<file path="flow/config.mk">
export PLATFORM = sky130hd
export DESIGN_NAME = logarithm
export DESIGN_NICKNAME = logarithm
export VERILOG_FILES = /design/flow/design.v
export SDC_FILE = /design/flow/constraint.sdc
export NUM_CORES = 4
export LEC_CHECK = 0
export ABC_AREA = 0
export CAP_MARGIN = 20
export CELL_PAD_IN_SITES_DETAIL_PLACEMENT = 0
export CORE_MARGIN = 2
export CORE_UTILIZATION = 61
export CTS_CLUSTER_DIAMETER = 45
export CTS_CLUSTER_SIZE = 77
export GPL_TIMING_DRIVEN = 1
export HOLD_SLACK_MARGIN = 0.25
export MIN_ROUTING_LAYER = met1
export PLACE_DENSITY_LB_ADDON = 0.27
export SLEW_MARGIN = 20
</file>
<file path="flow/design.v">
module logarithm #(
	parameter n = 16,
	parameter m = 24,
	parameter k = 5 ,
	parameter p = 24
) (
	input        clk  ,  
	input        reset,  
	input        start,
	input  [0:n] x    ,
	output [1:p] y    ,
	output reg   done
);
	reg [2:0] current_state;
	reg [2:0] next_state   ;
	wire      z_gt2        ;
	wire      i_positive   ;
	reg [2:0] sel_z        ;
	reg       load_z       ;
	reg       sel_i        ;
	reg       load_i       ;
	reg       shift_y      ;
	reg  [  m+1:0] z           ;
	wire [  m+1:0] trunc_square;
	wire [  m+1:0] trunc_div   ;
	wire [  m+1:0] z_input     ;
	reg  [  k-1:0] i           ;
	wire [  k-1:0] i_input     ;
	wire [  k-1:0] i_minus_1   ;
	reg  [    1:p] yy          ;
	wire [    m:0] mult_in     ;
	wire [2*m+1:0] mult_out    ;
	assign z_input = (sel_z == 2'd00) ?  {1'b0, x, {(m-n){1'd0}}} :
	(sel_z == 2'd01) ? 	trunc_square :
	trunc_div;
	assign mult_in     = z[m:0];
	assign mult_out     = mult_in * mult_in;
	assign trunc_square = mult_out[2*m+1:m];
	assign trunc_div    = {1'd0, z[m+1:1]};
	always @(posedge clk or negedge reset) begin : proc_z
		if(~reset) begin
			z <= 0;
		end else begin
			if (load_z == 1'b1)
				z <= z_input;
		end
	end
	assign i_input = sel_i ? i_minus_1 : p;
	assign i_minus_1 = i - 1;
	wire [15:0] binary_p = p;
	always @(posedge clk or negedge reset) begin : proc_i
		if(~reset) begin
			i <= 0;
		end else begin
			if (load_i == 1'b1)
				i <= i_input;
		end
	end
	always @(posedge clk or negedge reset) begin : proc_yy
		if(~reset) begin
			yy <= 0;
		end else begin
			if (shift_y == 1'b1)
				yy <= {yy[2:p], z[m+1]};
		end
	end
	always @(posedge clk or negedge reset) begin : proc_current_state
		if(~reset) begin
			current_state <= 0;
		end else begin
			current_state <= next_state;
		end
	end
	assign i_positive = i ? 1 : 0;
	assign z_gt2 = z[m+1];
	assign y = yy;
	always @(*) begin
		next_state = current_state;
		case (current_state)
			3'd0 : begin
				if (~start)
					next_state = 3'd1;
			end
			3'd1 : begin
				if (start)
					next_state = 3'd2;
			end
			3'd2 : begin
				next_state = 3'd3;
			end
			3'd3 : begin
				next_state = 3'd4;
			end
			3'd4 : begin
				if (z_gt2)
					next_state = 3'd5;
				else
					next_state = 3'd6;
			end
			3'd5 : begin
				next_state = 3'd6;
			end
			3'd6 : begin
				if (i_positive)
					next_state = 3'd3;
				else
					next_state = 3'd0;
			end
			default : next_state = 3'd0;
		endcase
	end
	always @(*) begin
		case (current_state)
			3'd0, 3'd1: begin
				sel_z   = 2'b00;
				load_z  = 1'b0;
				sel_i   = 1'b0;
				load_i  = 1'b0;
				shift_y = 1'b0;
				done    = 1'b1;
			end
			3'd2 : begin
				sel_z   = 2'b00;
				load_z  = 1'b1;
				sel_i   = 1'b0;
				load_i  = 1'b1;
				shift_y = 1'b0;
				done    = 1'b0;
			end
			3'd3 : begin
				sel_z   = 2'b01;
				load_z  = 1'b1;
				sel_i   = 1'b1;
				load_i  = 1'b1;
				shift_y = 1'b0;
				done    = 1'b0;
			end
			3'd4 : begin
				sel_z   = 2'b00;
				load_z  = 1'b0;
				sel_i   = 1'b0;
				load_i  = 1'b0;
				shift_y = 1'b1;
				done    = 1'b0;
			end
			3'd5 : begin
				sel_z   = 2'b10;
				load_z  = 1'b1;
				sel_i   = 1'b0;
				load_i  = 1'b0;
				shift_y = 1'b0;
				done    = 1'b0;
			end
			3'd6 : begin
				sel_z   = 2'b00;
				load_z  = 1'b0;
				sel_i   = 1'b0;
				load_i  = 1'b0;
				shift_y = 1'b0;
				done    = 1'b0;
			end
			default : begin
				sel_z   = 2'b00;
				load_z  = 1'b0;
				sel_i   = 1'b0;
				load_i  = 1'b0;
				shift_y = 1'b0;
				done    = 1'b0;
			end
		endcase
	end
endmodule
</file>
<file path="flow/constraint.sdc">
create_clock -name core_clock -period 7.99 [get_ports {clk}]
set_input_delay 1.5980 -clock core_clock [delete_from_list [all_inputs] [get_ports {clk}]]
set_output_delay 1.5980 -clock core_clock [all_outputs]
set_load 0.01 [all_outputs]
</file>
<file path="flow/run.sh">
#!/bin/bash
# the make line also repeats each setting of config.mk as NAME=value (left out here)
make -C /OpenROAD-flow-scripts/flow DESIGN_CONFIG=/design/flow/config.mk WORK_HOME=/design/flow/orfs CLKGATE_MAP_FILE= finish
</file>
==> metrics.cfg, run 1 <==
[logic_synthesis]
synth_async_sr_flop_share_pct=100
ff_type=dfrtp_1
yosysSeqAreaShare_pct=7.71
netlist_logic_family_top=adder cells
top_cells_by_count=inv_1, fa_1, nand2_1
ys_warn_count=1
ys_sh_xor_pct=1.39
top_area_share_pct=46.2
netlist_top_cells_area=fa_1, inv_1, ha_1
enable_flop_cells=0
most_common_cell=inv_1
aoi_share_pct=6.15
synthesis.nets=2856
synth.avg_cell_area_um2=9.23
synthCells=2182
adder_share_pct=57.9
yosys_cells=2182
synthMuxAreaShare_pct=1.95
simple_gate_area_share_pct=10.7
synthDominantAreaCellType=fa_1
post_synth_num_cell_types=66
ys_seq_elements=62
synth.yosys.chip_area_um2=20100
synthesis.area_um2=20100

[floorplan]
floorplan_row_count=66
die_area_um2=34500
core_area_um2=32500
initial_utilization_pct=61.9
die_width_um=186
floorplan.die.height_um=186
io-pin-count=45

[final_timing]
timing_hold_violations_final=0
worst_hold_slack_ns=0.469
fin_setup_tns_ns=0
tightest_slew_ns=1.15
rsz_0062_raised_after_global_routing=false
layout_worst_path_cycle_share_pct=96.0
maxClockFrequency_mhz=130
slew_violations=0
min_period_ns=7.67
timing.max_slew.rel_slack_pct=22.9
setup_viol=0
clock_skew_ns=0.00901

[run]
maxCapViolCount=0
tool_warnings=32

[critical_path]
crit_arrival_ns=7.91
critical-path-slowest-cell=dfrtp_1
r2r_start=z[8]
critPathCaptureType=flip-flop
r2r_setup_slack_ns=0.32
critPathKind=reg2reg
timing.critical_path.mode_cell=fa_1
timing.critical_path.depth=25
crit-reg2reg-capture=z[21]
cp_top_family=adder cells
timing.critical_path.from=z[8]
critical_path_fanouts_max=16
crit_end=z[21]
timing.critical_path.from_type=flip-flop
timing.critical_path.required_ns=8.23
critical_path_buf_inv_count=7
max_stage_delay_ns=0.61
cell_depth_of_the_worst_flop_to_flop_path=25

[clocking]
cts-root-to-sink-buffers=2
insertion_delay_ns=0.34
clk_pin_slew_ns=0.06
tritoncts=yes
numCtsBuffers=9
cts.htree.levels=3
cts_setup_buffers=0
cts.root.buffer_cell=clkbuf_16
clock_sinks=62

[placed_design]
gp_congestion=0.924
post-dp-hpwl_um=41500
place.port_buffers=44

[grt]
global_route.usage.total_pct=31.3
grt_pass1_wl_um=82600
maximum_number_of_pins_on_one_net_before_global_route_repair=63
grt_pass1_vias=16204
antenna_violations_before_repair=0
grt.overflow.total=0

[drt]
antenna_cells=0
residual_antenna_violating_net_count_after_detailed_routing=0
routed_wire_length_per_instance_um=18.5
drt_first_iter_violations=912
vias=14581
dr.pass1.iters=5
finalWirelength_um=49300
detail_route.vias_per_cell=5.47
detail_route.drc_violations=0

[min_path]
whs_endpoint=current_state[2]
holdCritStartpoint=current_state[4]
min_delay_path_depth=1
min-delay-path-class=reg2reg

[finish]
area_growth_syn_to_layout_pct=7.33
number_of_nets_in_the_final_layout=2893

[status]
run_status=finished clean

[routing by layer]
metal	GRT usage, %	share of wire [%]	up-vias
li1	-	-	6478
met1	40.9	39	7428
met2	52.9	49	534
met3	5.17	7.3	141
met4	11.8	4.6	0
met5	0	0	-
[per-stage QoR]
stage	instances	setup slack (ns)	util (%)	cell area, um^2
finish	2666	0.321	66.5	21600
global route	2666	0.00642	66.5	21600
CTS	2666	0.331	66.4	21600
detailed placement	2650	0.341	65.5	21300
global placement	2650	0.460	65.5	21300
floorplan	2182	0.925	-	20100
[final cells by class]
class                      instances  area [um^2]
timing repair buffer             106          913
sequential                        62         1560
fill                            2667        10900
inverter                         677         2540
clock buffer                       9          225
tap                              442          553
clock inverter                     7         80.1
multi-input combinational       1363        15800
[timing repair]
item | in CTS | in global routing
hold buffers | 0 | 0
resized | 0 | 5
endpoints found under the setup margin | 0 | 2
==> run 2, diff against run 1 <==
ABC_AREA = unset   (was 0)
CELL_PAD_IN_SITES_DETAIL_PLACEMENT = unset   (was 0)
CORE_UTILIZATION = 72   (was 61)
CTS_CLUSTER_DIAMETER = 334   (was 45)
CTS_CLUSTER_SIZE = unset   (was 77)
GPL_TIMING_DRIVEN = unset   (was 1)
HOLD_SLACK_MARGIN = unset   (was 0.25)
MIN_ROUTING_LAYER = unset   (was met1)
PLACE_DENSITY_LB_ADDON = 0.0   (was 0.27)
SETUP_SLACK_MARGIN = -0.45   (was unset)
clock period = 5.78 ns   (was 7.99 ns; I/O delays follow)
==> metrics.cfg, run 2 <==
[finish]
fill_cell_total_of_the_finished_layout=1276  ; was 2667
area_growth_syn_to_layout_pct=23.3  ; was 7.33%
post-route-util_pct=89.9  ; was 66.5%
number_of_nets_in_the_final_layout=3209  ; was 2893

[grt]
grt_pass1_wl_um=100000  ; was 82600 um
maximum_number_of_pins_on_one_net_before_global_route_repair=63  ; unchanged
global_route.usage.total_pct=45.6  ; was 31.3%
grt_pass1_vias=19350  ; was 16204
grt.overflow.total=0  ; unchanged
antenna_violations_before_repair=1  ; was 0

[critical_path]
critical_path_fanouts_max=7  ; was 16
crit_arrival_ns=7.40  ; was 7.91 ns
timing.critical_path.depth=23  ; was 25
critical-path-slowest-cell=fa_1  ; was dfrtp_1
timing.critical_path.mode_cell=fa_1  ; unchanged
crit_end=z[21]  ; unchanged
critPathCaptureType=flip-flop  ; unchanged
timing.critical_path.from_type=flip-flop  ; unchanged
r2r_setup_slack_ns=-1.37  ; was 0.32 ns
crit-reg2reg-capture=z[21]  ; unchanged
cp_top_family=adder cells  ; unchanged
max_stage_delay_ns=0.58  ; was 0.61 ns
critPathKind=reg2reg  ; unchanged
cell_depth_of_the_worst_flop_to_flop_path=23  ; was 25
timing.critical_path.from=z[24]  ; was z[8]
timing.critical_path.required_ns=6.03  ; was 8.23 ns
r2r_start=z[24]  ; was z[8]
timing.critical_path.cells=buf_4 -> and2_1 -> inv_1 -> fa_1 -> inv_1 -> fa_1 -> fa_1 -> fa_1 -> fa_1 -> fa_1 -> inv_1 -> fa_1 -> inv_1 -> ha_4 -> a21oi_1 -> o21ai_1 -> a21oi_1 -> nor2_1 -> a221oi_2 -> a21oi_2 -> o41ai_4 -> mux2_4 -> a221oi_2
critical_path_buf_inv_count=5  ; was 7

[logic_synthesis]
synthesis.nets=2856  ; unchanged
enable_flop_cells=0  ; unchanged
aoi_share_pct=6.15  ; unchanged
netlist_top_cells_area=fa_1, inv_1, ha_1  ; unchanged
top_area_share_pct=46.2  ; unchanged
yosys_cells=2182  ; unchanged
synth_async_sr_flop_share_pct=100  ; unchanged
adder_share_pct=57.9  ; unchanged
ys_warn_count=1  ; unchanged
top_cells_by_count=inv_1, fa_1, nand2_1  ; unchanged
yosysSeqAreaShare_pct=7.71  ; unchanged
synthMuxAreaShare_pct=1.95  ; unchanged
most_common_cell=inv_1  ; unchanged
simple_gate_area_share_pct=10.7  ; unchanged
synth.yosys.chip_area_um2=20100  ; unchanged
ys_sh_xor_pct=1.39  ; unchanged
netlist_logic_family_top=adder cells  ; unchanged
synth.avg_cell_area_um2=9.23  ; unchanged
synthesis.area_um2=20100  ; unchanged
synthDominantAreaCellType=fa_1  ; unchanged
ff_type=dfrtp_1  ; unchanged
ys_seq_elements=62  ; unchanged
post_synth_num_cell_types=66  ; unchanged
synthCells=2182  ; unchanged

[drt]
residual_antenna_violating_net_count_after_detailed_routing=0  ; unchanged
finalWirelength_um=64600  ; was 49300 um
vias=17234  ; was 14581
drt_first_iter_violations=1910  ; was 912
dr.pass1.iters=6  ; was 5
routed_wire_length_per_instance_um=22.1  ; was 18.5 um
detail_route.vias_per_cell=5.90  ; was 5.47
detail_route.drc_violations=0  ; unchanged

[run]
maxCapViolCount=0  ; unchanged
tool_warnings=35  ; was 32

[floorplan]
die_area_um2=29300  ; was 34500 um^2
io-pin-count=45  ; unchanged
core_area_um2=27600  ; was 32500 um^2
floorplan_row_count=61  ; was 66
floorplan.die.height_um=171  ; was 186 um
die_width_um=171  ; was 186 um
initial_utilization_pct=72.9  ; was 61.9%

[final_timing]
maxClockFrequency_mhz=140  ; was 130 MHz
timing.max_slew.rel_slack_pct=30.8  ; was 22.9%
slew_violations=0  ; unchanged
setup_viol=26  ; was 0
timing_hold_violations_final=0  ; unchanged
rsz_0062_raised_after_global_routing=true  ; was false
tightest_slew_ns=1.03  ; was 1.15 ns
worst_hold_slack_ns=0.508  ; was 0.469 ns
postLayoutSetupSlackWorst_ns=-1.37  ; was 0.321 ns
clock_skew_ns=0.0127  ; was 0.00901 ns
min_period_ns=7.15  ; was 7.67 ns
layout_worst_path_cycle_share_pct=124  ; was 96.0%

[clocking]
insertion_delay_ns=0.35  ; was 0.34 ns
cts-hold-fix-buffers=0  ; unchanged
cts.root.buffer_cell=clkbuf_16  ; unchanged
tritoncts=yes  ; unchanged
numCtsBuffers=9  ; unchanged
cts.htree.levels=3  ; unchanged
clock_sinks=62  ; unchanged
cts-root-to-sink-buffers=2  ; unchanged
clk_pin_slew_ns=0.06  ; about the same

[placed_design]
place.port_buffers=44  ; unchanged
gp_congestion=0.958  ; was 0.924
post-dp-hpwl_um=50100  ; was 41500 um

[status]
run_status=finished with violations  ; was finished clean
check_fault_list=setup timing

[min_path]
min-delay-path-class=reg2reg  ; unchanged
holdCritStartpoint=current_state[4]  ; unchanged
whs_endpoint=current_state[2]  ; unchanged
min_delay_path_depth=1  ; unchanged

==> run 2: cell type report <==
type / count / area, um^2 / area share, %
antenna: 1 / 2.50 / 0.0101
clock buffer: 9 / 225 / 0.907
clock inverter: 7 / 104 / 0.418
inverter: 677 / 2550 / 10.3
multi-input combinational: 1363 / 16400 / 65.9
sequential: 62 / 1570 / 6.34
tap: 378 / 473 / 1.90
timing repair buffer: 422 / 3530 / 14.2
==> run 2: what timing repair did <==
| item | in CTS | in global routing |
|---|---|---|
| buffers inserted | 26 | 23 |
| hold endpoints to repair | 0 | 0 |
| gates resized | 69 | 76 |
| pin swaps | 21 | 33 |
| cloned | 0 | 1 |
| setup endpoints to repair | 26 | 26 |
==> run 2: per-stage QoR <==
step           TNS (ns)  area, um^2  std cells  setup slack (ns)
2_1_floorplan    -10.17       20700       2182            -0.741
3_3_place_gp     -27.56       23700       2858             -1.38
4_1_cts          -23.05       24400       2897             -1.14
3_5_place_dp     -28.39       23700       2858             -1.45
6_report         -27.78       24800       2919             -1.37
5_1_grt          -32.16       24800       2918             -1.49
==> run 2: routing by layer <==
layer	wire, um	GRT usage (%)	vias up
li1	-	-	7105
met1	22000	55.9	8425
met2	30000	73.4	1265
met3	7480	11.7	439
met4	5160	27.6	0
met5	0	0	-
==> run 3, diff against run 2 <==
ABC_AREA = 0   (was unset)
CELL_PAD_IN_SITES_GLOBAL_PLACEMENT = 2   (was unset)
CORE_ASPECT_RATIO = 0.5   (was unset)
CORE_UTILIZATION = 58   (was 72)
CTS_CLUSTER_DIAMETER = 342   (was 334)
CTS_CLUSTER_SIZE = 99   (was unset)
PLACE_DENSITY_LB_ADDON = 0.3   (was 0.0)
SETUP_SLACK_MARGIN = 1.68   (was -0.45)
TNS_END_PERCENT = 10   (was unset)
clock period = 9.0 ns   (was 5.78 ns; I/O delays follow)
==> metrics.cfg, run 3 <==
[status]
run_status=finished clean  ; was finished with violations

[logic_synthesis]
netlist_logic_family_top=adder cells  ; unchanged
adder_share_pct=57.9  ; unchanged
top_cells_by_count=inv_1, fa_1, nand2_1  ; unchanged
synthesis.area_um2=20100  ; unchanged
ff_type=dfrtp_1  ; unchanged
simple_gate_area_share_pct=10.7  ; unchanged
synth.avg_cell_area_um2=9.23  ; unchanged
synth_async_sr_flop_share_pct=100  ; unchanged
synth.yosys.chip_area_um2=20100  ; unchanged
ys_seq_elements=62  ; unchanged
synthMuxAreaShare_pct=1.95  ; unchanged
netlist_top_cells_area=fa_1, inv_1, ha_1  ; unchanged
aoi_share_pct=6.15  ; unchanged
post_synth_num_cell_types=66  ; unchanged
ys_warn_count=1  ; unchanged
enable_flop_cells=0  ; unchanged
synthCells=2182  ; unchanged
yosysSeqAreaShare_pct=7.71  ; unchanged
top_area_share_pct=46.2  ; unchanged
synthesis.nets=2856  ; unchanged
ys_sh_xor_pct=1.39  ; unchanged
yosys_cells=2182  ; unchanged
most_common_cell=inv_1  ; unchanged
synthDominantAreaCellType=fa_1  ; unchanged

[placed_design]
post-dp-hpwl_um=40900  ; was 50100 um
gp_congestion=0.897  ; was 0.958
dp_cells=2657  ; was 2858
place.port_buffers=44  ; unchanged
placement.cell_area_um2=21200  ; was 23700 um^2

[min_path]
whs_endpoint=current_state[2]  ; unchanged
holdCritStartpoint=current_state[4]  ; unchanged
min_delay_path_depth=1  ; unchanged
min-delay-path-class=reg2reg  ; unchanged

[drt]
route.layer.met1.wl_um=22400  ; was 22000 um
highest-signal-layer=met5  ; was met4
drt_first_iter_violations=906  ; was 1910
antenna_cells=0  ; was 1
detail_route.drc_violations=0  ; unchanged
routed_wire_length_per_instance_um=19.0  ; was 22.1 um
dr.pass1.iters=5  ; was 6
vias=14388  ; was 17234
residual_antenna_violating_net_count_after_detailed_routing=0  ; unchanged
detail_route.vias_per_cell=5.30  ; was 5.90
met3_wl_post_dr_um=3060  ; was 7480 um
finalWirelength_um=51600  ; was 64600 um
met2_length_um=25000  ; was 30000 um

[critical_path]
critical_path_buf_inv_count=8  ; was 5
timing.critical_path.from=z[15]  ; was z[24]
critical_path_fanouts_max=11  ; was 7
r2r_start=z[15]  ; was z[24]
timing.critical_path.mode_cell=fa_1  ; unchanged
crit-reg2reg-capture=z[21]  ; unchanged
cp_top_family=adder cells  ; unchanged
critical-path-slowest-cell=fa_1  ; unchanged
crit_end=z[21]  ; unchanged
critPathCaptureType=flip-flop  ; unchanged
r2r_setup_slack_ns=1.90  ; was -1.37 ns
timing.critical_path.depth=26  ; was 23
timing.critical_path.from_type=flip-flop  ; unchanged
crit_arrival_ns=7.34  ; was 7.40 ns
critPathKind=reg2reg  ; unchanged
cell_depth_of_the_worst_flop_to_flop_path=26  ; was 23
max_stage_delay_ns=0.51  ; was 0.58 ns
timing.critical_path.required_ns=9.24  ; was 6.03 ns

[clocking]
tritoncts=yes  ; unchanged
clock_sinks=62  ; unchanged
cts-root-to-sink-buffers=2  ; unchanged
cts.root.buffer_cell=clkbuf_16  ; unchanged
insertion_delay_ns=0.33  ; was 0.35 ns
numCtsBuffers=9  ; unchanged
cts.htree.levels=3  ; unchanged
clk_pin_slew_ns=0.05  ; was 0.06 ns
cts-hold-fix-buffers=0  ; unchanged

[grt]
global_route.usage.total_pct=29.9  ; was 45.6%
grt_pass1_wl_um=81800  ; was 100000 um
grt_pass1_vias=15211  ; was 19350
grt.overflow.total=0  ; unchanged
antenna_violations_before_repair=1  ; unchanged
maximum_number_of_pins_on_one_net_before_global_route_repair=63  ; unchanged

[floorplan]
floorplan_row_count=48  ; was 61
io-pin-count=45  ; unchanged
die_width_um=268  ; was 171 um
die_area_um2=36300  ; was 29300 um^2
core_area_um2=34400  ; was 27600 um^2
floorplan.die.height_um=136  ; was 171 um
initial_utilization_pct=58.6  ; was 72.9%

[final_timing]
worst_hold_slack_ns=0.489  ; was 0.508 ns
fin_setup_tns_ns=0  ; was -27.78 ns
slew_violations=0  ; unchanged
layout_worst_path_cycle_share_pct=78.9  ; was 124%
rsz_0062_raised_after_global_routing=true  ; unchanged
maxClockFrequency_mhz=141  ; was 140 MHz
setup_viol=0  ; was 26
tightest_slew_ns=0.998  ; was 1.03 ns
clock_skew_ns=0.00481  ; was 0.0127 ns
min_period_ns=7.10  ; was 7.15 ns
timing_hold_violations_final=0  ; unchanged
timing.max_slew.rel_slack_pct=33.5  ; was 30.8%

[run]
maxCapViolCount=0  ; unchanged
tool_warnings=34  ; was 35

[finish]
number_of_nets_in_the_final_layout=2908  ; was 3209
fill_cell_total_of_the_finished_layout=2977  ; was 1276
finalInstanceArea_um2=22200  ; was 24800 um^2
seq_area_um2=1600  ; was 1570 um^2
area_growth_syn_to_layout_pct=10.2  ; was 23.3%
layout.area.comb_um2=15900  ; was 16400 um^2
final_cell_count_no_fill=2714  ; was 2919

-- run 3: through the flow --
step                      util [%]  setup slack [ns]
after CTS                     62.8              1.64
after global routing          64.6              1.60
after floorplan                  -              1.94
after global placement        61.6              1.16
final                         64.6              1.90
after detailed placement      61.6              1.08
-- run 3: area by class of cell --
class / instances / share of cell area (%)
multi-input combinational: 1363 / 71.8
inverter: 677 / 11.5
sequential: 62 / 7.21
timing repair buffer: 121 / 5.36
tap: 475 / 2.68
clock buffer: 10 / 1.03
clock inverter: 6 / 0.389
-- run 3: timing repair --
item,in CTS,in global routing
setup buffers,3,38
resized,33,68
endpoints found under the setup margin,18,15
pin swaps,1,14
-- run 3: routing by layer --
metal	up-vias	GRT usage [%]
met1	7391	41.5
li1	6518	-
met3	84	4.38
met2	393	50.0
met4	2	7.17
met5	-	0
==> run 4, diff against run 3 <==
ABC_AREA = unset   (was 0)
CELL_PAD_IN_SITES_GLOBAL_PLACEMENT = unset   (was 2)
CORE_ASPECT_RATIO = unset   (was 0.5)
CORE_UTILIZATION = 9   (was 58)
CTS_CLUSTER_DIAMETER = unset   (was 342)
CTS_CLUSTER_SIZE = unset   (was 99)
PLACE_DENSITY_LB_ADDON = unset   (was 0.3)
SETUP_SLACK_MARGIN = unset   (was 1.68)
TNS_END_PERCENT = unset   (was 10)
clock period = 14.1 ns   (was 9.0 ns; I/O delays follow)
==> metrics.cfg, run 4 <==
[drt]
dr.pass1.iters=5  ; unchanged
detail_route.vias_per_cell=2.74  ; was 5.30
drt_first_iter_violations=728  ; was 906
vias=14153  ; was 14388
residual_antenna_violating_net_count_after_detailed_routing=0  ; unchanged
finalWirelength_um=53300  ; was 51600 um
detail_route.drc_violations=0  ; unchanged
routed_wire_length_per_instance_um=10.3  ; was 19.0 um

[final_timing]
postLayoutSetupSlackWorst_ns=5.51  ; was 1.90 ns
setup_viol=0  ; unchanged
fin_setup_tns_ns=0  ; unchanged
timing_hold_violations_final=0  ; unchanged
rsz_0062_raised_after_global_routing=false  ; was true
worst_hold_slack_ns=0.478  ; was 0.489 ns
maxClockFrequency_mhz=116  ; was 141 MHz
min_period_ns=8.59  ; was 7.10 ns
clock_skew_ns=0.00509  ; was 0.00481 ns
timing.max_slew.rel_slack_pct=24.7  ; was 33.5%
slew_violations=0  ; unchanged
layout_worst_path_cycle_share_pct=60.9  ; was 78.9%
tightest_slew_ns=1.13  ; was 0.998 ns

[critical_path]
critical_path_buf_inv_count=7  ; was 8
timing.critical_path.from=z[15]  ; unchanged
crit_end=z[21]  ; unchanged
critPathCaptureType=flip-flop  ; unchanged
timing.critical_path.required_ns=14.33  ; was 9.24 ns
critPathKind=reg2reg  ; unchanged
crit_arrival_ns=8.82  ; was 7.34 ns
cp_top_family=adder cells  ; unchanged
timing.critical_path.depth=25  ; was 26
cell_depth_of_the_worst_flop_to_flop_path=25  ; was 26
r2r_start=z[15]  ; unchanged
timing.critical_path.from_type=flip-flop  ; unchanged
critical_path_fanouts_max=17  ; was 11
max_stage_delay_ns=1.07  ; was 0.51 ns
r2r_setup_slack_ns=5.51  ; was 1.90 ns
crit-reg2reg-capture=z[21]  ; unchanged
critical-path-slowest-cell=dfrtp_1  ; was fa_1

[floorplan]
io-pin-count=45  ; unchanged
die_area_um2=228000  ; was 36300 um^2
initial_utilization_pct=9.06  ; was 58.6%
floorplan_row_count=173  ; was 48
die_width_um=477  ; was 268 um
core_area_um2=222000  ; was 34400 um^2
floorplan.die.height_um=477  ; was 136 um

[clocking]
cts.root.buffer_cell=clkbuf_16  ; unchanged
cts-root-to-sink-buffers=2  ; unchanged
cts-resized-gates=0  ; was 33
insertion_delay_ns=0.34  ; was 0.33 ns
numCtsBuffers=9  ; unchanged
cts-hold-fix-buffers=0  ; unchanged
cts.htree.levels=3  ; unchanged
tritoncts=yes  ; unchanged
clock_sinks=62  ; unchanged
cts_setup_buffers=0  ; was 3
clk_pin_slew_ns=0.06  ; was 0.05 ns

[logic_synthesis]
adder_share_pct=57.9  ; unchanged
most_common_cell=inv_1  ; unchanged
ys_sh_xor_pct=1.39  ; unchanged
synth.yosys.chip_area_um2=20100  ; unchanged
netlist_logic_family_top=adder cells  ; unchanged
synthesis.nets=2856  ; unchanged
ys_seq_elements=62  ; unchanged
post_synth_num_cell_types=66  ; unchanged
synthesis.area_um2=20100  ; unchanged
yosysSeqAreaShare_pct=7.71  ; unchanged
synthCells=2182  ; unchanged
top_cells_by_count=inv_1, fa_1, nand2_1  ; unchanged
synth.avg_cell_area_um2=9.23  ; unchanged
yosys_cells=2182  ; unchanged
simple_gate_area_share_pct=10.7  ; unchanged
synthDominantAreaCellType=fa_1  ; unchanged
synthMuxAreaShare_pct=1.95  ; unchanged
aoi_share_pct=6.15  ; unchanged
ff_type=dfrtp_1  ; unchanged
netlist_top_cells_area=fa_1, inv_1, ha_1  ; unchanged
top_area_share_pct=46.2  ; unchanged
enable_flop_cells=0  ; unchanged
synth_async_sr_flop_share_pct=100  ; unchanged
ys_warn_count=1  ; unchanged

[finish]
number_of_nets_in_the_final_layout=2860  ; was 2908
area_growth_syn_to_layout_pct=21.8  ; was 10.2%

[placed_design]
post-dp-hpwl_um=43200  ; was 40900 um
place.port_buffers=44  ; unchanged
gp_congestion=0.847  ; was 0.897
detailedPlace.worstSlack_ns=5.67  ; was 1.08 ns

[grt]
grt_pass1_wl_um=87800  ; was 81800 um
antenna_violations_before_repair=2  ; was 1
global_route.usage.total_pct=4.76  ; was 29.9%
grt_pass1_vias=16090  ; was 15211
maximum_number_of_pins_on_one_net_before_global_route_repair=63  ; unchanged
grt.overflow.total=0  ; unchanged

[min_path]
min_delay_path_depth=1  ; unchanged
min-delay-path-class=reg2reg  ; unchanged
whs_endpoint=current_state[2]  ; unchanged
holdCritStartpoint=current_state[4]  ; unchanged

[status]
run_status=finished clean  ; unchanged

[run]
tool_warnings=32  ; was 34
maxCapViolCount=0  ; unchanged

==> run 4: per-stage QoR <==
stage,cells,util [%],cell area [um^2]
3_3_place_gp,5150,10.9,24200
5_1_grt,5166,11.0,24500
3_5_place_dp,5150,10.9,24200
6_report,5167,11.0,24500
2_1_floorplan,2182,-,20100
4_1_cts,5166,11.0,24500
==> run 4: metal layers <==
| layer | up-vias | part of all wire, % | GRT usage, % |
|---|---|---|---|
| li1 | 6419 | - | - |
| met1 | 7298 | 43 | 6.03 |
| met2 | 367 | 49 | 8.26 |
| met3 | 67 | 6.1 | 0.897 |
| met4 | 2 | 2.2 | 1.19 |
| met5 | - | 0.024 | 0 |
==> run 4: layout make-up <==
cell class	instances	area, um^2
fillers	25617	198000
multi-input cells	1363	15800
well taps	2975	3720
inverters	677	2540
flip-flops and latches	62	1550
repair buffers	73	653
clock buffers	9	225
clock inverters	7	80.1
diodes	1	2.50
==> run 5, diff against run 4 <==
CAP_MARGIN = 40   (was 20)
CORE_UTILIZATION = 72   (was 9)
PLACE_DENSITY_LB_ADDON = 0.0   (was unset)
SETUP_SLACK_MARGIN = -0.58   (was unset)
clock period = 5.75 ns   (was 14.1 ns; I/O delays follow)
==> metrics.cfg, run 5 <==
[logic_synthesis]
netlist_logic_family_top=adder cells  ; unchanged
enable_flop_cells=0  ; unchanged
netlist_top_cells_area=fa_1, inv_1, ha_1  ; unchanged
ys_warn_count=1  ; unchanged
ff_type=dfrtp_1  ; unchanged
synthMuxAreaShare_pct=1.95  ; unchanged
simple_gate_area_share_pct=10.7  ; unchanged
yosysSeqAreaShare_pct=7.71  ; unchanged
synth.avg_cell_area_um2=9.23  ; unchanged
synthesis.area_um2=20100  ; unchanged
ys_sh_xor_pct=1.39  ; unchanged
ys_seq_elements=62  ; unchanged
post_synth_num_cell_types=66  ; unchanged
synth_async_sr_flop_share_pct=100  ; unchanged
synth.yosys.chip_area_um2=20100  ; unchanged
yosys_cells=2182  ; unchanged
adder_share_pct=57.9  ; unchanged
synthCells=2182  ; unchanged
top_area_share_pct=46.2  ; unchanged
synthesis.nets=2856  ; unchanged
synthDominantAreaCellType=fa_1  ; unchanged
aoi_share_pct=6.15  ; unchanged
top_cells_by_count=inv_1, fa_1, nand2_1  ; unchanged
most_common_cell=inv_1  ; unchanged

[clocking]
numCtsBuffers=9  ; unchanged
tritoncts=yes  ; unchanged
insertion_delay_ns=0.35  ; was 0.34 ns
cts.htree.levels=3  ; unchanged
clk_pin_slew_ns=0.07  ; was 0.06 ns
cts.root.buffer_cell=clkbuf_16  ; unchanged
cts-root-to-sink-buffers=2  ; unchanged
clock_sinks=62  ; unchanged
cts-hold-fix-buffers=0  ; unchanged

[critical_path]
critical-path-slowest-cell=fa_1  ; was dfrtp_1
critPathCaptureType=flip-flop  ; unchanged
timing.critical_path.required_ns=6.04  ; was 14.33 ns
timing.critical_path.from=z[1]  ; was z[15]
r2r_setup_slack_ns=-1.40  ; was 5.51 ns
critical_path_buf_inv_count=5  ; was 7
crit-reg2reg-capture=z[25]  ; was z[21]
timing.critical_path.depth=23  ; was 25
timing.critical_path.from_type=flip-flop  ; unchanged
timing.critical_path.mode_cell=fa_1
crit_end=z[25]  ; was z[21]
r2r_start=z[1]  ; was z[15]
cell_depth_of_the_worst_flop_to_flop_path=23  ; was 25
critPathKind=reg2reg  ; unchanged
max_stage_delay_ns=0.64  ; was 1.07 ns
crit_arrival_ns=7.44  ; was 8.82 ns
timing.critical_path.cells=buf_6 -> nand2_1 -> fa_1 -> inv_1 -> fa_1 -> inv_1 -> fa_1 -> inv_1 -> fa_1 -> fa_1 -> fa_1 -> fa_2 -> ha_4 -> nand4_1 -> nor3_2 -> nand2_1 -> o211ai_1 -> buf_4 -> nand4_1 -> a21oi_2 -> o41ai_4 -> or4_1 -> nand3_1
cp_top_family=adder cells  ; unchanged
critical_path_fanouts_max=18  ; was 17

[finish]
finalInstanceArea_um2=24900  ; was 24500 um^2
final_cell_count_no_fill=2916  ; was 5167
area_growth_syn_to_layout_pct=23.8  ; was 21.8%
post-route-util_pct=90.3  ; was 11.0%
number_of_nets_in_the_final_layout=3206  ; was 2860

[placed_design]
post-dp-hpwl_um=50700  ; was 43200 um
place.port_buffers=44  ; unchanged
dp_cells=2867  ; was 5150
detailedPlace.worstSlack_ns=-1.57  ; was 5.67 ns
placement.cell_area_um2=23700  ; was 24200 um^2
gp_congestion=1.01  ; was 0.847

[run]
tool_warnings=35  ; was 32
maxCapViolCount=0  ; unchanged

[grt]
grt.busiest_layer=met2  ; unchanged
global_route.usage.total_pct=46.3  ; was 4.76%
grt.overflow.total=0  ; unchanged
antenna_violations_before_repair=3  ; was 2
met1_track_demand_over_resource_in_global_routing_pct=51.4  ; was 6.03%
grt_pass1_wl_um=101000  ; was 87800 um
maximum_number_of_pins_on_one_net_before_global_route_repair=63  ; unchanged
global_route.usage.met2_pct=75.8  ; was 8.26%
grt_pass1_vias=19250  ; was 16090
grt_use_met3_pct=14.7  ; was 0.897%

[final_timing]
timing.max_slew.rel_slack_pct=59.6  ; was 24.7%
slew_violations=0  ; unchanged
min_period_ns=7.15  ; was 8.59 ns
postLayoutSetupSlackWorst_ns=-1.40  ; was 5.51 ns
fin_setup_tns_ns=-30.41  ; was 0 ns
timing_hold_violations_final=0  ; unchanged
rsz_0062_raised_after_global_routing=true  ; was false
layout_worst_path_cycle_share_pct=124  ; was 60.9%
worst_hold_slack_ns=0.523  ; was 0.478 ns
tightest_slew_ns=0.597  ; was 1.13 ns
clock_skew_ns=0.00803  ; was 0.00509 ns
maxClockFrequency_mhz=140  ; was 116 MHz
setup_viol=26  ; was 0

[status]
run_status=finished with violations  ; was finished clean
check_fault_list=setup timing

[min_path]
min-delay-path-class=reg2reg  ; unchanged
holdCritStartpoint=current_state[4]  ; unchanged
whs_endpoint=current_state[2]  ; unchanged
min_delay_path_depth=1  ; unchanged

[floorplan]
die_width_um=171  ; was 477 um
die_area_um2=29300  ; was 228000 um^2
initial_utilization_pct=72.9  ; was 9.06%
core_area_um2=27600  ; was 222000 um^2
floorplan.die.height_um=171  ; was 477 um
io-pin-count=45  ; unchanged
floorplan_row_count=61  ; was 173

[drt]
vias=17003  ; was 14153
routed_wire_length_per_instance_um=22.3  ; was 10.3 um
dr.pass1.iters=5  ; unchanged
detail_route.vias_per_cell=5.83  ; was 2.74
drt_first_iter_violations=1575  ; was 728
finalWirelength_um=65000  ; was 53300 um
residual_antenna_violating_net_count_after_detailed_routing=0  ; unchanged
detail_route.drc_violations=0  ; unchanged

-- run 5: final cells by class --
cell class / instances / area [um^2]
Clock inverter: 7 / 105
Sequential cell: 62 / 1580
Timing Repair Buffer: 419 / 3520
Multi-Input combinational cell: 1363 / 16500
Tap cell: 378 / 473
Fill cell: 1244 / 2680
Clock buffer: 9 / 225
Antenna cell: 1 / 2.50
Inverter: 677 / 2550
-- run 5: timing repair --
item                                   4_1_cts  5_1_grt
setup endpoints to repair                   26       26
gates resized                               89       81
endpoints found under the hold margin        0        0
pin swaps                                   44       57
buffers inserted                            27       14
-- run 5: per-layer routing --
| layer | vias up | share of wire (%) |
|---|---|---|
| met1 | 8333 | 32 |
| met2 | 1100 | 48 |
| met3 | 459 | 11 |
| li1 | 7107 | - |
| met4 | 4 | 8.9 |
| met5 | - | 0.069 |
==> run 6, diff against run 5 <==
CAP_MARGIN = 20   (was 40)
SETUP_SLACK_MARGIN = 1.33   (was -0.58)
clock period = 4.54 ns   (was 5.75 ns; I/O delays follow)
==> metrics.cfg, run 6 <==
[final_timing]
rsz_0062_raised_after_global_routing=true  ; unchanged
layout_worst_path_cycle_share_pct=177  ; was 124%
clock_skew_ns=0.0145  ; was 0.00803 ns
slew_violations=0  ; unchanged
maxClockFrequency_mhz=125  ; was 140 MHz
tightest_slew_ns=1.13  ; was 0.597 ns
timing_hold_violations_final=0  ; unchanged
min_period_ns=8.03  ; was 7.15 ns
postLayoutSetupSlackWorst_ns=-3.49  ; was -1.40 ns
setup_viol=26  ; unchanged
timing.max_slew.rel_slack_pct=24.6  ; was 59.6%

[logic_synthesis]
synthMuxAreaShare_pct=1.95  ; unchanged
yosysSeqAreaShare_pct=7.71  ; unchanged
most_common_cell=inv_1  ; unchanged
netlist_top_cells_area=fa_1, inv_1, ha_1  ; unchanged
synthesis.nets=2856  ; unchanged
simple_gate_area_share_pct=10.7  ; unchanged
synthCells=2182  ; unchanged
ff_type=dfrtp_1  ; unchanged
yosys_cells=2182  ; unchanged
synth.yosys.chip_area_um2=20100  ; unchanged
netlist_logic_family_top=adder cells  ; unchanged
synth.avg_cell_area_um2=9.23  ; unchanged
adder_share_pct=57.9  ; unchanged
ys_seq_elements=62  ; unchanged
synthDominantAreaCellType=fa_1  ; unchanged
post_synth_num_cell_types=66  ; unchanged
aoi_share_pct=6.15  ; unchanged
top_area_share_pct=46.2  ; unchanged
synthesis.area_um2=20100  ; unchanged
ys_sh_xor_pct=1.39  ; unchanged
ys_warn_count=1  ; unchanged
enable_flop_cells=0  ; unchanged
top_cells_by_count=inv_1, fa_1, nand2_1  ; unchanged
synth_async_sr_flop_share_pct=100  ; unchanged

[critical_path]
critical_path_buf_inv_count=6  ; was 5
timing.critical_path.depth=23  ; unchanged
max_stage_delay_ns=0.73  ; was 0.64 ns
r2r_start=z[20]  ; was z[1]
critical_path_fanouts_max=4  ; was 18
critPathCaptureType=flip-flop  ; unchanged
timing.critical_path.from=z[20]  ; was z[1]
cp_top_family=adder cells  ; unchanged
critical-path-slowest-cell=nor2_1  ; was fa_1
crit_arrival_ns=8.29  ; was 7.44 ns
timing.critical_path.mode_cell=fa_1  ; unchanged
timing.critical_path.cells=buf_4 -> clkinv_2 -> buf_4 -> nor2_1 -> fa_1 -> fa_1 -> fa_1 -> fa_1 -> fa_1 -> fa_1 -> inv_1 -> fa_1 -> inv_1 -> ha_4 -> nand4_1 -> inv_1 -> a21oi_2 -> nor2_2 -> a221oi_2 -> a21oi_2 -> o41ai_4 -> mux2_4 -> a221oi_2  ; was buf_6 -> nand2_1 -> fa_1 -> inv_1 -> fa_1 -> inv_1 -> fa_1 -> inv_1 -> fa_1 -> fa_1 -> fa_1 -> fa_2 -> ha_4 -> nand4_1 -> nor3_2 -> nand2_1 -> o211ai_1 -> buf_4 -> nand4_1 -> a21oi_2 -> o41ai_4 -> or4_1 -> nand3_1
timing.critical_path.required_ns=4.80  ; was 6.04 ns
cell_depth_of_the_worst_flop_to_flop_path=23  ; unchanged
r2r_setup_slack_ns=-3.49  ; was -1.40 ns
crit_end=z[21]  ; was z[25]
timing.critical_path.from_type=flip-flop  ; unchanged
critPathKind=reg2reg  ; unchanged
crit-reg2reg-capture=z[21]  ; was z[25]

[placed_design]
detailedPlace.worstSlack_ns=-2.67  ; was -1.57 ns
post-dp-hpwl_um=48400  ; was 50700 um
placement.cell_area_um2=24000  ; was 23700 um^2
gp_congestion=0.975  ; was 1.01
place.port_buffers=44  ; unchanged

[drt]
dr.pass1.iters=10  ; was 5
detail_route.vias_per_cell=6.26  ; was 5.83
vias=18553  ; was 17003
detail_route.drc_violations=0  ; unchanged
drt_first_iter_violations=2735  ; was 1575
residual_antenna_violating_net_count_after_detailed_routing=0  ; unchanged
routed_wire_length_per_instance_um=25.1  ; was 22.3 um
finalWirelength_um=74300  ; was 65000 um

[min_path]
min-delay-path-class=reg2reg  ; unchanged
min_delay_path_depth=1  ; unchanged
whs_endpoint=current_state[2]  ; unchanged
holdCritStartpoint=current_state[4]  ; unchanged

[grt]
global_route.usage.total_pct=45.6  ; was 46.3%
antenna_violations_before_repair=4  ; was 3
grt_pass1_vias=19449  ; was 19250
grt_pass1_wl_um=100000  ; was 101000 um
grt.overflow.total=0  ; unchanged
maximum_number_of_pins_on_one_net_before_global_route_repair=40  ; was 63

[floorplan]
die_width_um=171  ; unchanged
floorplan_row_count=61  ; unchanged
initial_utilization_pct=72.9  ; unchanged
io-pin-count=45  ; unchanged
die_area_um2=29300  ; unchanged
core_area_um2=27600  ; unchanged
floorplan.die.height_um=171  ; unchanged

[clocking]
clock_sinks=62  ; unchanged
cts.htree.levels=3  ; unchanged
cts-hold-fix-buffers=0  ; unchanged
cts.root.buffer_cell=clkbuf_16  ; unchanged
insertion_delay_ns=0.35  ; about the same
clk_pin_slew_ns=0.06  ; was 0.07 ns
numCtsBuffers=9  ; unchanged
cts-root-to-sink-buffers=2  ; unchanged
tritoncts=yes  ; unchanged

[finish]
number_of_nets_in_the_final_layout=3248  ; was 3206
finalInstanceArea_um2=25500  ; was 24900 um^2
area_growth_syn_to_layout_pct=26.6  ; was 23.8%

[status]
check_fault_list=setup timing     ; unchanged
run_status=finished with violations  ; unchanged

[run]
tool_warnings=35  ; unchanged
maxCapViolCount=0  ; unchanged

run 6: repair_timing:
item,CTS,global route
gates cloned,2,0
pin swaps,76,57
resized,147,67
setup endpoints to repair,26,26
buffers inserted,31,19
run 6: layout make-up:
| cell class | instances | area (um^2) |
|---|---|---|
| fillers | 1065 | 2120 |
| repair buffers | 461 | 3930 |
| inverters | 677 | 2570 |
| diodes | 6 | 15.0 |
| multi-input cells | 1363 | 16600 |
| flip-flops and latches | 62 | 1570 |
| clock inverters | 7 | 80.1 |
| well taps | 378 | 473 |
| clock buffers | 9 | 225 |
run 6: metal layers:
| metal | share of wire, % | global-route usage, % |
|---|---|---|
| met5 | 0.41 | 0 |
| met4 | 11 | 29.7 |
| met3 | 14 | 10.9 |
| met2 | 44 | 75.6 |
| met1 | 31 | 53.3 |
run 6: through the flow:
step           utilization [%]  TNS, ns  instances  hold slack (ns)
5_1_grt                   92.3   -81.59       2960            0.506
2_1_floorplan                -   -42.01       2182            0.405
4_1_cts                   91.0   -54.94       2938            0.482
3_3_place_gp              86.8   -57.72       2889            0.449
6_report                  92.3   -77.24       2963            0.483
3_5_place_dp              86.8   -59.36       2889            0.463
==> run 7, diff against run 6 <==
ABC_AREA = 1   (was unset)
CAP_MARGIN = 0   (was 20)
CELL_PAD_IN_SITES_DETAIL_PLACEMENT = 0   (was unset)
CTS_CLUSTER_DIAMETER = 301   (was unset)
CTS_CLUSTER_SIZE = 77   (was unset)
GPL_TIMING_DRIVEN = 1   (was unset)
HOLD_SLACK_MARGIN = 0.25   (was unset)
MIN_ROUTING_LAYER = met1   (was unset)
PLACE_DENSITY_LB_ADDON = 0.07   (was 0.0)
SETUP_SLACK_MARGIN = 1.65   (was 1.33)
clock period = 5.73 ns   (was 4.54 ns; I/O delays follow)
==> metrics.cfg, run 7 <==
[status]
run_status=did not finish  ; was finished with violations
failing_step=5_1_grt

[logic_synthesis]
top_cells_by_count=inv_1, nand2_1, fa_1  ; was inv_1, fa_1, nand2_1
adder_share_pct=53.8  ; was 57.9%
aoi_share_pct=4.75  ; was 6.15%
synthesis.nets=3468  ; was 2856
netlist_top_cells_area=fa_1, inv_1, ha_1  ; unchanged
ys_sh_xor_pct=0.565  ; was 1.39%
simple_gate_area_share_pct=15.7  ; was 10.7%
yosys_cells=2794  ; was 2182
most_common_cell=inv_1  ; unchanged
synth.avg_cell_area_um2=7.77  ; was 9.23 um^2
synth_async_sr_flop_share_pct=100  ; unchanged
synthCells=2794  ; was 2182
synth.yosys.chip_area_um2=21700  ; was 20100 um^2
ys_seq_elements=62  ; unchanged
yosysSeqAreaShare_pct=7.16  ; was 7.71%
ff_type=dfrtp_1  ; unchanged
post_synth_num_cell_types=40  ; was 66
top_area_share_pct=42.9  ; was 46.2%
netlist_logic_family_top=adder cells  ; unchanged
synthMuxAreaShare_pct=0  ; was 1.95%
synthesis.area_um2=21700  ; was 20100 um^2
enable_flop_cells=0  ; unchanged
ys_warn_count=1  ; unchanged
synthDominantAreaCellType=fa_1  ; unchanged

[clocking]
cts.root.buffer_cell=clkbuf_16  ; unchanged
clock_sinks=62  ; unchanged
cts.htree.levels=3  ; unchanged
cts-root-to-sink-buffers=2  ; unchanged
numCtsBuffers=9  ; unchanged

[placed_design]
placement.cell_area_um2=25200  ; was 24000 um^2
dp_cells=3423  ; was 2889
gp_congestion=1.05  ; was 0.975
place.port_buffers=44  ; unchanged
post-dp-hpwl_um=56700  ; was 48400 um
detailedPlace.worstSlack_ns=-0.861  ; was -2.67 ns

[floorplan]
floorplan_row_count=63  ; was 61
floorplan.die.height_um=178  ; was 171 um
die_width_um=178  ; was 171 um
io-pin-count=45  ; unchanged
initial_utilization_pct=73.2  ; was 72.9%
core_area_um2=29600  ; was 27600 um^2
die_area_um2=31500  ; was 29300 um^2

## run 7: through the flow
step | TNS [ns] | utilization (%) | hold slack [ns]
after floorplan | 0 | - | 0.349
after global placement | -12.05 | 84.9 | 0.455
after detailed placement | -18.25 | 84.9 | 0.474
after CTS | -11.59 | 87.8 | 0.493
## run 7: what timing repair did
item / CTS
setup endpoints to repair: 26
pin swaps: 9
hold buffers: 0
hold endpoints to repair: 0
cloned: 1
setup buffers: 23
resized: 123
==> run 8, diff against run 7 <==
CAP_MARGIN = 25   (was 0)
CELL_PAD_IN_SITES_DETAIL_PLACEMENT = unset   (was 0)
CORE_ASPECT_RATIO = 0.55   (was unset)
CORE_UTILIZATION = 37   (was 72)
CTS_CLUSTER_DIAMETER = unset   (was 301)
CTS_CLUSTER_SIZE = 78   (was 77)
GPL_TIMING_DRIVEN = unset   (was 1)
HOLD_SLACK_MARGIN = unset   (was 0.25)
MAX_ROUTING_LAYER = met4   (was unset)
MIN_ROUTING_LAYER = unset   (was met1)
PLACE_DENSITY_LB_ADDON = 0.17   (was 0.07)
SETUP_SLACK_MARGIN = 1.27   (was 1.65)
SLEW_MARGIN = 5   (was 20)
clock period = 5.54 ns   (was 5.73 ns; I/O delays follow)
==> metrics.cfg, run 8 <==
[drt]
vias=18787
detail_route.drc_violations=0
antenna_cells=0
drt_first_iter_violations=1448
routed_wire_length_per_instance_um=19.0
finalWirelength_um=75100
detail_route.vias_per_cell=4.74
residual_antenna_violating_net_count_after_detailed_routing=0
dr.pass1.iters=5

[logic_synthesis]
yosysSeqAreaShare_pct=7.16  ; unchanged
ys_sh_xor_pct=0.565  ; unchanged
enable_flop_cells=0  ; unchanged
synthMuxAreaShare_pct=0  ; unchanged
ys_seq_elements=62  ; unchanged
netlist_top_cells_area=fa_1, inv_1, ha_1  ; unchanged
ys_warn_count=1  ; unchanged
ff_type=dfrtp_1  ; unchanged
post_synth_num_cell_types=40  ; unchanged
synth_async_sr_flop_share_pct=100  ; unchanged
top_area_share_pct=42.9  ; unchanged
adder_share_pct=53.8  ; unchanged
synth.yosys.chip_area_um2=21700  ; unchanged
synthesis.area_um2=21700  ; unchanged
aoi_share_pct=4.75  ; unchanged
synth.avg_cell_area_um2=7.77  ; unchanged
top_cells_by_count=inv_1, nand2_1, fa_1  ; unchanged
synthDominantAreaCellType=fa_1  ; unchanged
netlist_logic_family_top=adder cells  ; unchanged
synthCells=2794  ; unchanged
synthesis.nets=3468  ; unchanged
simple_gate_area_share_pct=15.7  ; unchanged
most_common_cell=inv_1  ; unchanged
yosys_cells=2794  ; unchanged

[min_path]
holdCritStartpoint=current_state[4]
min-delay-path-class=reg2reg
min_delay_path_depth=2
whs_endpoint=current_state[2]

[critical_path]
timing.critical_path.from=z[21]
max_stage_delay_ns=0.58
r2r_setup_slack_ns=-0.83
cp_top_family=adder cells
crit_arrival_ns=6.68
crit_end=z[19]
timing.critical_path.depth=26
timing.critical_path.mode_cell=fa_1
critPathKind=reg2reg
critical_path_fanouts_max=7
timing.critical_path.from_type=flip-flop
cell_depth_of_the_worst_flop_to_flop_path=26
critPathCaptureType=flip-flop
crit-reg2reg-capture=z[19]
r2r_start=z[21]
critical-path-slowest-cell=fa_1
timing.critical_path.required_ns=5.85
critical_path_buf_inv_count=6

[finish]
area_growth_syn_to_layout_pct=31.8
fill_cell_total_of_the_finished_layout=5568
number_of_nets_in_the_final_layout=3863
final_cell_count_no_fill=3964
post-route-util_pct=49.6

[placed_design]
place.port_buffers=44  ; unchanged
dp_cells=3871  ; was 3423
gp_congestion=0.965  ; was 1.05
post-dp-hpwl_um=62600  ; was 56700 um

[final_timing]
clock_skew_ns=0.00943
postLayoutSetupSlackWorst_ns=-0.831
rsz_0062_raised_after_global_routing=true
min_period_ns=6.37
slew_violations=0
timing.max_slew.rel_slack_pct=27.9
layout_worst_path_cycle_share_pct=115
setup_viol=26
maxClockFrequency_mhz=157
timing_hold_violations_final=0
tightest_slew_ns=1.08

[clocking]
numCtsBuffers=9  ; unchanged
clk_pin_slew_ns=0.07
tritoncts=yes
cts.htree.levels=3  ; unchanged
cts.root.buffer_cell=clkbuf_16  ; unchanged
insertion_delay_ns=0.38
clock_sinks=62  ; unchanged
cts-root-to-sink-buffers=2  ; unchanged
cts-hold-fix-buffers=0  ; unchanged

[grt]
antenna_violations_before_repair=0
grt_pass1_wl_um=116000
maximum_number_of_pins_on_one_net_before_global_route_repair=41
global_route.usage.total_pct=26.3
grt_pass1_vias=19915
grt.overflow.total=0

[floorplan]
floorplan.die.height_um=184  ; was 178 um
initial_utilization_pct=37.6  ; was 73.2%
die_width_um=331  ; was 178 um
io-pin-count=45  ; unchanged
core_area_um2=57700  ; was 29600 um^2
floorplan_row_count=65  ; was 63
die_area_um2=60700  ; was 31500 um^2

[status]
run_status=finished with violations  ; was did not finish
check_fault_list=setup timing

[run]
tool_warnings=35
maxCapViolCount=0

[run 8: routing by layer]
layer,share of wire (%),GRT usage [%],wire length [um]
met2,38,34.5,28800
met4,0.95,2.82,711
met5,0,-,0
met1,51,40.7,38200
met3,9.8,7.28,7380
[run 8: final cells by class]
type / count / area [um^2] / area share [%]
multi-input cells: 1694 / 17700 / 61.9
repair buffers: 473 / 4500 / 15.7
inverters: 949 / 3570 / 12.5
flip-flops and latches: 62 / 1570 / 5.48
well taps: 770 / 963 / 3.37
clock buffers: 11 / 253 / 0.884
clock inverters: 5 / 41.3 / 0.144
[run 8: through the flow]
step                hold WS, ns  cell area, um^2  setup WS, ns  TNS, ns
finish                    0.470            28600        -0.831   -17.46
global route              0.491            28600        -0.965   -22.48
CTS                       0.476            27800        -0.698   -16.00
detailed placement        0.457            26300        -0.955   -19.96
global placement          0.449            26300        -0.953   -19.83
floorplan                 0.349            22700        -0.155    -2.65
[run 8: what timing repair did]
action / in CTS / in global routing
setup endpoints to repair: 26 / 26
resized: 250 / 140
pin swaps: 144 / 122
gates cloned: 1 / 4
buffers inserted: 46 / 26
==> run 9, diff against run 8 <==
CAP_MARGIN = 0   (was 25)
CORE_ASPECT_RATIO = unset   (was 0.55)
CORE_UTILIZATION = 72   (was 37)
CTS_CLUSTER_SIZE = unset   (was 78)
MAX_ROUTING_LAYER = unset   (was met4)
PLACE_DENSITY = 0.41   (was unset)
PLACE_DENSITY_LB_ADDON = unset   (was 0.17)
SETUP_SLACK_MARGIN = -0.48   (was 1.27)
SLEW_MARGIN = 20   (was 5)
clock period = 4.97 ns   (was 5.54 ns; I/O delays follow)
==> metrics.cfg, run 9 <==
[grt]
grt.overflow.total=0  ; unchanged
global_route.usage.total_pct=51.3  ; was 26.3%
grt_pass1_vias=22877  ; was 19915
grt_pass1_wl_um=119000  ; was 116000 um
maximum_number_of_pins_on_one_net_before_global_route_repair=48  ; was 41
antenna_violations_before_repair=8  ; was 0

[floorplan]
die_area_um2=31500  ; was 60700 um^2
io-pin-count=45  ; unchanged
floorplan.die.height_um=178  ; was 184 um
core_area_um2=29600  ; was 57700 um^2
initial_utilization_pct=73.2  ; was 37.6%
die_width_um=178  ; was 331 um
floorplan_row_count=63  ; was 65

[logic_synthesis]
most_common_cell=inv_1  ; unchanged
yosysSeqAreaShare_pct=7.16  ; unchanged
synth.avg_cell_area_um2=7.77  ; unchanged
simple_gate_area_share_pct=15.7  ; unchanged
post_synth_num_cell_types=40  ; unchanged
ys_seq_elements=62  ; unchanged
top_cells_by_count=inv_1, nand2_1, fa_1  ; unchanged
synthesis.nets=3468  ; unchanged
enable_flop_cells=0  ; unchanged
synthCells=2794  ; unchanged
netlist_top_cells_area=fa_1, inv_1, ha_1  ; unchanged
adder_share_pct=53.8  ; unchanged
synthDominantAreaCellType=fa_1  ; unchanged
synthMuxAreaShare_pct=0  ; unchanged
netlist_logic_family_top=adder cells  ; unchanged
synth_async_sr_flop_share_pct=100  ; unchanged
ys_sh_xor_pct=0.565  ; unchanged
synthesis.area_um2=21700  ; unchanged
aoi_share_pct=4.75  ; unchanged
yosys_cells=2794  ; unchanged
top_area_share_pct=42.9  ; unchanged
synth.yosys.chip_area_um2=21700  ; unchanged
ys_warn_count=1  ; unchanged
ff_type=dfrtp_1  ; unchanged

[final_timing]
slew_violations=0  ; unchanged
worst_hold_slack_ns=0.481  ; was 0.470 ns
min_period_ns=7.17  ; was 6.37 ns
tightest_slew_ns=1.12  ; was 1.08 ns
rsz_0062_raised_after_global_routing=true  ; unchanged
layout_worst_path_cycle_share_pct=144  ; was 115%
clock_skew_ns=0.0145  ; was 0.00943 ns
postLayoutSetupSlackWorst_ns=-2.20  ; was -0.831 ns
setup_viol=26  ; unchanged
maxClockFrequency_mhz=140  ; was 157 MHz
timing_hold_violations_final=0  ; unchanged
timing.max_slew.rel_slack_pct=25.7  ; was 27.9%

[drt]
vias=21735  ; was 18787
detail_route.drc_violations=0  ; unchanged
finalWirelength_um=86800  ; was 75100 um
detail_route.vias_per_cell=6.16  ; was 4.74
drt_first_iter_violations=3597  ; was 1448
residual_antenna_violating_net_count_after_detailed_routing=0  ; unchanged
routed_wire_length_per_instance_um=24.6  ; was 19.0 um
dr.pass1.iters=13  ; was 5

[finish]
post-route-util_pct=90.3  ; was 49.6%
fill_cell_total_of_the_finished_layout=1293  ; was 5568
area_growth_syn_to_layout_pct=23.4  ; was 31.8%
number_of_nets_in_the_final_layout=3804  ; was 3863

[clocking]
clock_sinks=62  ; unchanged
clk_pin_slew_ns=0.07  ; about the same
cts.root.buffer_cell=clkbuf_16  ; unchanged
insertion_delay_ns=0.36  ; was 0.38 ns
cts.htree.levels=3  ; unchanged
cts-root-to-sink-buffers=2  ; unchanged
numCtsBuffers=9  ; unchanged
cts-hold-fix-buffers=0  ; unchanged
tritoncts=yes  ; unchanged

[critical_path]
r2r_start=z[5]  ; was z[21]
critical_path_fanouts_max=5  ; was 7
critical_path_buf_inv_count=8  ; was 6
max_stage_delay_ns=0.57  ; was 0.58 ns
critPathKind=reg2reg  ; unchanged
critical-path-slowest-cell=fa_1  ; unchanged
timing.critical_path.mode_cell=fa_1  ; unchanged
cell_depth_of_the_worst_flop_to_flop_path=26  ; unchanged
r2r_setup_slack_ns=-2.20  ; was -0.83 ns
timing.critical_path.required_ns=5.24  ; was 5.85 ns
critPathCaptureType=flip-flop  ; unchanged
timing.critical_path.depth=26  ; unchanged
timing.critical_path.from=z[5]  ; was z[21]
crit_end=z[17]  ; was z[19]
crit-reg2reg-capture=z[17]  ; was z[19]
timing.critical_path.from_type=flip-flop  ; unchanged
crit_arrival_ns=7.44  ; was 6.68 ns
cp_top_family=adder cells  ; unchanged

[min_path]
min_delay_path_depth=2  ; unchanged
whs_endpoint=yy[1]  ; was current_state[2]
holdCritStartpoint=yy[1]  ; was current_state[4]
min-delay-path-class=reg2reg  ; unchanged

[placed_design]
detailedPlace.worstSlack_ns=-1.52  ; was -0.955 ns
post-dp-hpwl_um=56300  ; was 62600 um
gp_congestion=1.03  ; was 0.965
place.port_buffers=44  ; unchanged

[run]
maxCapViolCount=0  ; unchanged
tool_warnings=37  ; was 35

[status]
run_status=finished with violations  ; unchanged
check_fault_list=setup timing     ; unchanged

## run 9: per-layer routing
layer	up-vias	part of all wire, %	track usage (%)
li1	8596	-	-
met1	10161	29	57.2
met3	922	16	19.3
met4	28	11	38.2
met5	-	0.78	1.44
met2	2028	42	80.0
## run 9: area by class of cell
type	instances	area, um^2	area share [%]
clock buffer	9	225	0.841
timing repair buffer	414	3510	13.1
antenna	5	12.5	0.0467
clock inverter	7	104	0.388
tap	390	488	1.82
sequential	62	1570	5.85
multi-input combinational	1694	17300	64.6
inverter	949	3580	13.4
## run 9: through the flow
| step | TNS, ns | std cells | instance area, um^2 |
|---|---|---|---|
| global placement | -30.82 | 3464 | 25400 |
| finish | -54.09 | 3530 | 26800 |
| detailed placement | -34.22 | 3464 | 25400 |
| floorplan | -17.41 | 2794 | 22700 |
| CTS | -29.75 | 3496 | 26300 |
| global route | -57.26 | 3527 | 26800 |
## run 9: repair_timing
action	in CTS	in global routing
resized	113	98
hold endpoints to repair	0	0
buffers inserted	14	30
endpoints found under the setup margin	26	26
pin swaps	34	53
cloned	2	0
